==> flow/design.v (excerpt) <==
module cordic
  #(vectoring = 1,                                 
    width = 16,                                    
    iterations = width + 2,                        
    guard_bits = iterations - 1)                   
   (input  wire                       reset,       
    input  wire                       clk,         
    input  wire                       en,          
    input  wire  signed [width - 1:0] x0, y0, z0,  
    output logic signed [width    :0] x, y,        
    output logic signed [width - 1:0] z);          
   localparam logic signed [width - 1:0] pi_2 = 2**(width - 2);  
   function automatic logic signed [width + guard_bits - 1:0] atan_z(input integer i);
      case (i)
        0: atan_z = 33'd1073741824;
        1: atan_z = 33'd633866811;
        2: atan_z = 33'd334917815;
        3: atan_z = 33'd170009512;
        4: atan_z = 33'd85334662;
        5: atan_z = 33'd42708931;
        6: atan_z = 33'd21359677;
        7: atan_z = 33'd10680490;
        8: atan_z = 33'd5340327;
        9: atan_z = 33'd2670173;
        10: atan_z = 33'd1335088;
        11: atan_z = 33'd667544;
        12: atan_z = 33'd333772;
        13: atan_z = 33'd166886;
        14: atan_z = 33'd83443;
        15: atan_z = 33'd41722;
        16: atan_z = 33'd20861;
        17: atan_z = 33'd10430;
        default: atan_z = '0;
      endcase
   endfunction  
   logic signed [width + guard_bits    :0] xr[iterations + 1], yr[iterations + 1];
   logic signed [width + guard_bits - 1:0] zr[iterations + 1];
   always_ff @(posedge clk or posedge reset)
     if (reset)
       for (int i = 0; i < iterations + 1; ++i)
         begin
            xr[i] <= '0;
            yr[i] <= '0;
            zr[i] <= '0;
         end
     else
       if (en)
         for (int i = -1; i < iterations; ++i)
           if (i == -1)
             if (vectoring == 1)
               if (x0 < 0 && y0 >= 0)  
                 begin
                    xr[0] <= y0          << guard_bits;
                    yr[0] <= -x0         << guard_bits;
                    zr[0] <= (z0 + pi_2) << guard_bits;
                 end
               else if (x0 < 0 && y0 < 0)  
                 begin
                    xr[0] <= -y0         << guard_bits;
                    yr[0] <= x0          << guard_bits;
  ...
Size: about 16000 cells after synthesis, about 1700 flip-flops, roughly 100 I/O pins, about 150000 um^2 of cells after synthesis.
Settings: LEC_CHECK=0, ABC_AREA=0, CAP_MARGIN=20, CELL_PAD_IN_SITES_DETAIL_PLACEMENT=1, CELL_PAD_IN_SITES_GLOBAL_PLACEMENT=2, CORE_ASPECT_RATIO=1.57, CORE_MARGIN=8, CORE_UTILIZATION=39, CTS_CLUSTER_SIZE=39, MAX_ROUTING_LAYER=met4, MIN_ROUTING_LAYER=met1, PLACE_DENSITY_LB_ADDON=0.02, SETUP_SLACK_MARGIN=0.88, SLEW_MARGIN=15; clock period 6.08 ns.
run.sh (not shown) runs the stock make flow with config.mk's settings and CLKGATE_MAP_FILE=.
The first run completed with no timing, DRC or antenna violations.
Change:
==> flow/config.mk (replaced) <==
export PLATFORM = sky130hd
export DESIGN_NAME = cordic
export DESIGN_NICKNAME = cordic
export VERILOG_FILES = /design/flow/design.v
export SDC_FILE = /design/flow/constraint.sdc
export NUM_CORES = 4
export LEC_CHECK = 0
export ABC_AREA = 1
export CAP_MARGIN = 20
export CORE_MARGIN = 2
export CORE_UTILIZATION = 72
export CTS_CLUSTER_SIZE = 76
export PLACE_DENSITY = 0.66
export SETUP_SLACK_MARGIN = 0.53
export SLEW_MARGIN = 20
==> flow/constraint.sdc (replaced) <==
create_clock -name core_clock -period 4.48 [get_ports {clk}]
set_input_delay 0.8960 -clock core_clock [delete_from_list [all_inputs] [get_ports {clk}]]
set_output_delay 0.8960 -clock core_clock [all_outputs]
set_load 0.01 [all_outputs]
What happened: Sequential share of layout area drops by 3.7 points; routed wire length rose by 27%; final area came out higher by 16%.
Change:
--- a/flow/config.mk
+++ b/flow/config.mk
@@ -8,8 +8,10 @@
 export ABC_AREA = 1
 export CAP_MARGIN = 20
+export CELL_PAD_IN_SITES_GLOBAL_PLACEMENT = 1
 export CORE_MARGIN = 2
 export CORE_UTILIZATION = 72
-export CTS_CLUSTER_SIZE = 76
+export CTS_CLUSTER_DIAMETER = 325
+export MIN_ROUTING_LAYER = met1
 export PLACE_DENSITY = 0.66
-export SETUP_SLACK_MARGIN = 0.53
-export SLEW_MARGIN = 20
+export SLEW_MARGIN = 30
+export TNS_END_PERCENT = 45
==> flow/constraint.sdc (replaced) <==
create_clock -name core_clock -period 4.15 [get_ports {clk}]
set_input_delay 0.8300 -clock core_clock [delete_from_list [all_inputs] [get_ports {clk}]]
set_output_delay 0.8300 -clock core_clock [all_outputs]
set_load 0.01 [all_outputs]
This time the run ended with an error in global placement without I/O (3_1_place_gp_skip_io) with GPL-0301.
Die size does not change.
Area after synthesis does not change.
Synthesized cell count does not change.
Change:
==> flow/config.mk (replaced) <==
export PLATFORM = sky130hd
export DESIGN_NAME = cordic
export DESIGN_NICKNAME = cordic
export VERILOG_FILES = /design/flow/design.v
export SDC_FILE = /design/flow/constraint.sdc
export NUM_CORES = 4
export LEC_CHECK = 0
export ABC_AREA = 0
export CAP_MARGIN = 35
export CELL_PAD_IN_SITES_GLOBAL_PLACEMENT = 3
export CORE_MARGIN = 2
export CORE_UTILIZATION = 35
export CTS_CLUSTER_DIAMETER = 20
export GPL_ROUTABILITY_DRIVEN = 0
export GPL_TIMING_DRIVEN = 0
export PLACE_DENSITY = 0.66
export SETUP_SLACK_MARGIN = 0.8
export SLEW_MARGIN = 20
export TNS_END_PERCENT = 35
==> flow/constraint.sdc (replaced) <==
create_clock -name core_clock -period 3.74 [get_ports {clk}]
set_input_delay 0.7480 -clock core_clock [delete_from_list [all_inputs] [get_ports {clk}]]
set_output_delay 0.7480 -clock core_clock [all_outputs]
set_load 0.01 [all_outputs]
This time the run completed, yet does not pass: setup timing; synthesized area falls by 17%; die size is higher by 70%; synthesized cell count drops by 41%.
